Design alu, start of the top module:
module alu (
    input               i_clk,
    input               i_rst_n,
    input               i_valid,
    input signed [11:0] i_data_a,
    input signed [11:0] i_data_b,
    input        [2:0]  i_inst,
    output              o_valid,
    output       [11:0] o_data,
    output              o_overflow
);
export LEC_CHECK = 0
export ABC_AREA = 1
export CAP_MARGIN = 40
export CORE_MARGIN = 2
export CORE_UTILIZATION = 72
export CTS_CLUSTER_SIZE = 11
export SETUP_SLACK_MARGIN = 0.6
export SLEW_MARGIN = 20
create_clock -name core_clock -period 7.69 [get_ports {i_clk}]
run.sh (not shown) runs the stock make flow with config.mk's settings and CLKGATE_MAP_FILE=.
The baseline stopped in clock tree synthesis (4_1_cts).
Next try:
Settings changed: CAP_MARGIN 40 to 20, CTS_CLUSTER_DIAMETER from default to 397, CTS_CLUSTER_SIZE 11 to 100, SETUP_SLACK_MARGIN 0.6 to default.
Clock period 7.69 ns to 4.09 ns, I/O delays scaled along.
=> With this change the flow failed in detailed placement (3_5_place_dp); synthesized cell count is unchanged; die size stays the same; synthesized area does not change.
Next try:
Settings changed: ABC_AREA 1 to default, CORE_UTILIZATION 72 to 62, CTS_CLUSTER_DIAMETER 397 to default, CTS_CLUSTER_SIZE 100 to default, PLACE_DENSITY from default to 0.37, TNS_END_PERCENT from default to 20.
Clock period 4.09 ns to 7.39 ns, I/O delays scaled along.
=>
- With this change the flow completed and failed the layout checks on negative setup slack
- synthesized cell count went down by 23%
- synthesized area drops by 7.5%
- die area rises by 7.2%
Next try:
Settings changed: CORE_UTILIZATION 62 to 65, CTS_CLUSTER_DIAMETER from default to 50, PLACE_DENSITY 0.37 to default, TNS_END_PERCENT 20 to 5.
Clock period 7.39 ns to 9.43 ns, I/O delays scaled along.
The changed run finished but fails on negative setup slack; clock skew rose by 0.0063 ns; critical path depth is unchanged; final area decreases by a few percent; register-to-register slack improved by 2.1 ns.

---

alpha:
alu again, from the RTL that the note above started with.
==> flow/config.mk <==
export PLATFORM = sky130hd
export DESIGN_NAME = alu
export DESIGN_NICKNAME = alu
export VERILOG_FILES = /design/flow/design.v
export SDC_FILE = /design/flow/constraint.sdc
export NUM_CORES = 4
export LEC_CHECK = 0
export CAP_MARGIN = 20
export CELL_PAD_IN_SITES_DETAIL_PLACEMENT = 0
export CELL_PAD_IN_SITES_GLOBAL_PLACEMENT = 0
export CORE_MARGIN = 2
export CORE_UTILIZATION = 40
export CTS_CLUSTER_DIAMETER = 219
export CTS_CLUSTER_SIZE = 99
export GPL_ROUTABILITY_DRIVEN = 1
export GPL_TIMING_DRIVEN = 1
export MAX_ROUTING_LAYER = met5
export SETUP_SLACK_MARGIN = -0.73
export SLEW_MARGIN = 20
==> flow/constraint.sdc <==
create_clock -name core_clock -period 9.36 [get_ports {i_clk}]
set_input_delay 1.8720 -clock core_clock [delete_from_list [all_inputs] [get_ports {i_clk}]]
set_output_delay 1.8720 -clock core_clock [all_outputs]
set_load 0.01 [all_outputs]
To summarise alpha: no stage aborted, but the layout did not pass its checks, failing on setup timing.
Input-level comparison between beta and alpha:
- CTS_CLUSTER_SIZE now 42, was 99
- CORE_UTILIZATION now 65, was 40
- SETUP_SLACK_MARGIN now -0.3, was -0.73
- TNS_END_PERCENT now 35, previously not set
Of alpha and beta, alpha shows the higher number of fillers in the final layout, with beta below it. From alpha to beta the numbers moved as follows: placer congestion estimate went up, share of the cycle needed by the critical path after routing now smaller, final area now larger. In the flow results for alpha and beta, the clock buffer count in the final layout is larger on alpha. On latest clock arrival within the worst-skew pair, alpha tracks beta almost exactly. Lower core utilization at floorplan goes to alpha over beta. Setup slack sits higher in beta than in alpha. Status beta: flow complete, layout not clean - setup timing. alpha: flow complete, layout not clean; failing: setup timing.
The inputs of gamma differ from those of beta as listed below.
- PLACE_DENSITY now 0.61, previously not set
- TNS_END_PERCENT no longer set, was 35
- CORE_ASPECT_RATIO now 0.98, previously not set
- CTS_CLUSTER_SIZE no longer set, was 42
- CTS_CLUSTER_DIAMETER now 29, was 219
- the clock period (ns, I/O delays scaled along) now 3.63, was 9.36
Results
Comparing pre-CTS setup slack for gamma and beta, the bigger number came from beta. gamma ends up with higher number of resized instances in the post-cts repair step than beta does. Number of cells after detailed placement: gamma > beta. Compared to beta, gamma has total number of placement rows 1 lower. Of gamma and beta, the lower number of setup buffers added after CTS belongs to beta. gamma never completed, since it errored out during global routing. Placer's final routability congestion estimate in gamma is about 3.2% above beta.

---

alu again, from the RTL that the note above started with.
Settings: LEC_CHECK=0, CAP_MARGIN=10, CELL_PAD_IN_SITES_DETAIL_PLACEMENT=1, CELL_PAD_IN_SITES_GLOBAL_PLACEMENT=2, CORE_MARGIN=2, CORE_UTILIZATION=60, CTS_CLUSTER_DIAMETER=289, GPL_ROUTABILITY_DRIVEN=1, GPL_TIMING_DRIVEN=1, MAX_ROUTING_LAYER=met4, PLACE_DENSITY_LB_ADDON=0.16, SLEW_MARGIN=20, TNS_END_PERCENT=65; clock period 13.2 ns.
The first run aborted during global placement without I/O (3_1_place_gp_skip_io).
Change:
- ABC_AREA: default -> 1
- CAP_MARGIN: 10 -> 20
- CELL_PAD_IN_SITES_DETAIL_PLACEMENT: 1 -> default
- CELL_PAD_IN_SITES_GLOBAL_PLACEMENT: 2 -> default
- CORE_UTILIZATION: 60 -> 72
- CTS_CLUSTER_DIAMETER: 289 -> default
- GPL_ROUTABILITY_DRIVEN: 1 -> default
- GPL_TIMING_DRIVEN: 1 -> default
- MAX_ROUTING_LAYER: met4 -> default
- PLACE_DENSITY_LB_ADDON: 0.16 -> default
- TNS_END_PERCENT: 65 -> 5
- clock period: 13.2 -> 4.09 ns (I/O delays scaled with it)
Now the flow aborted during clock tree synthesis (4_1_cts); synthesized area climbs by 8.1%; synthesized cell count goes up by 30%; die area falls by 9.6%.
Change:
- ABC_AREA: 1 -> default
- CTS_CLUSTER_DIAMETER: default -> 50
- PLACE_DENSITY_LB_ADDON: default -> 0.24
- clock period: 4.09 -> 9.17 ns (I/O delays scaled with it)
With this change the flow stopped in global routing (5_1_grt) on GRT-0116. Area after synthesis came out lower by a little under a tenth. Die size came out lower by a little under a tenth. Synthesized cell count came out lower by a quarter to a third.
Change:
- ABC_AREA: default -> 1
- CAP_MARGIN: 20 -> 5
- CORE_UTILIZATION: 72 -> 65
- PLACE_DENSITY_LB_ADDON: 0.24 -> default
- clock period: 9.17 -> 8.18 ns (I/O delays scaled with it)
Outcome:
- The changed run produced a layout that fails on negative setup slack
- area after synthesis goes up by 8.1%
- die size is higher by 19%
- synthesized cell count climbs by 30%
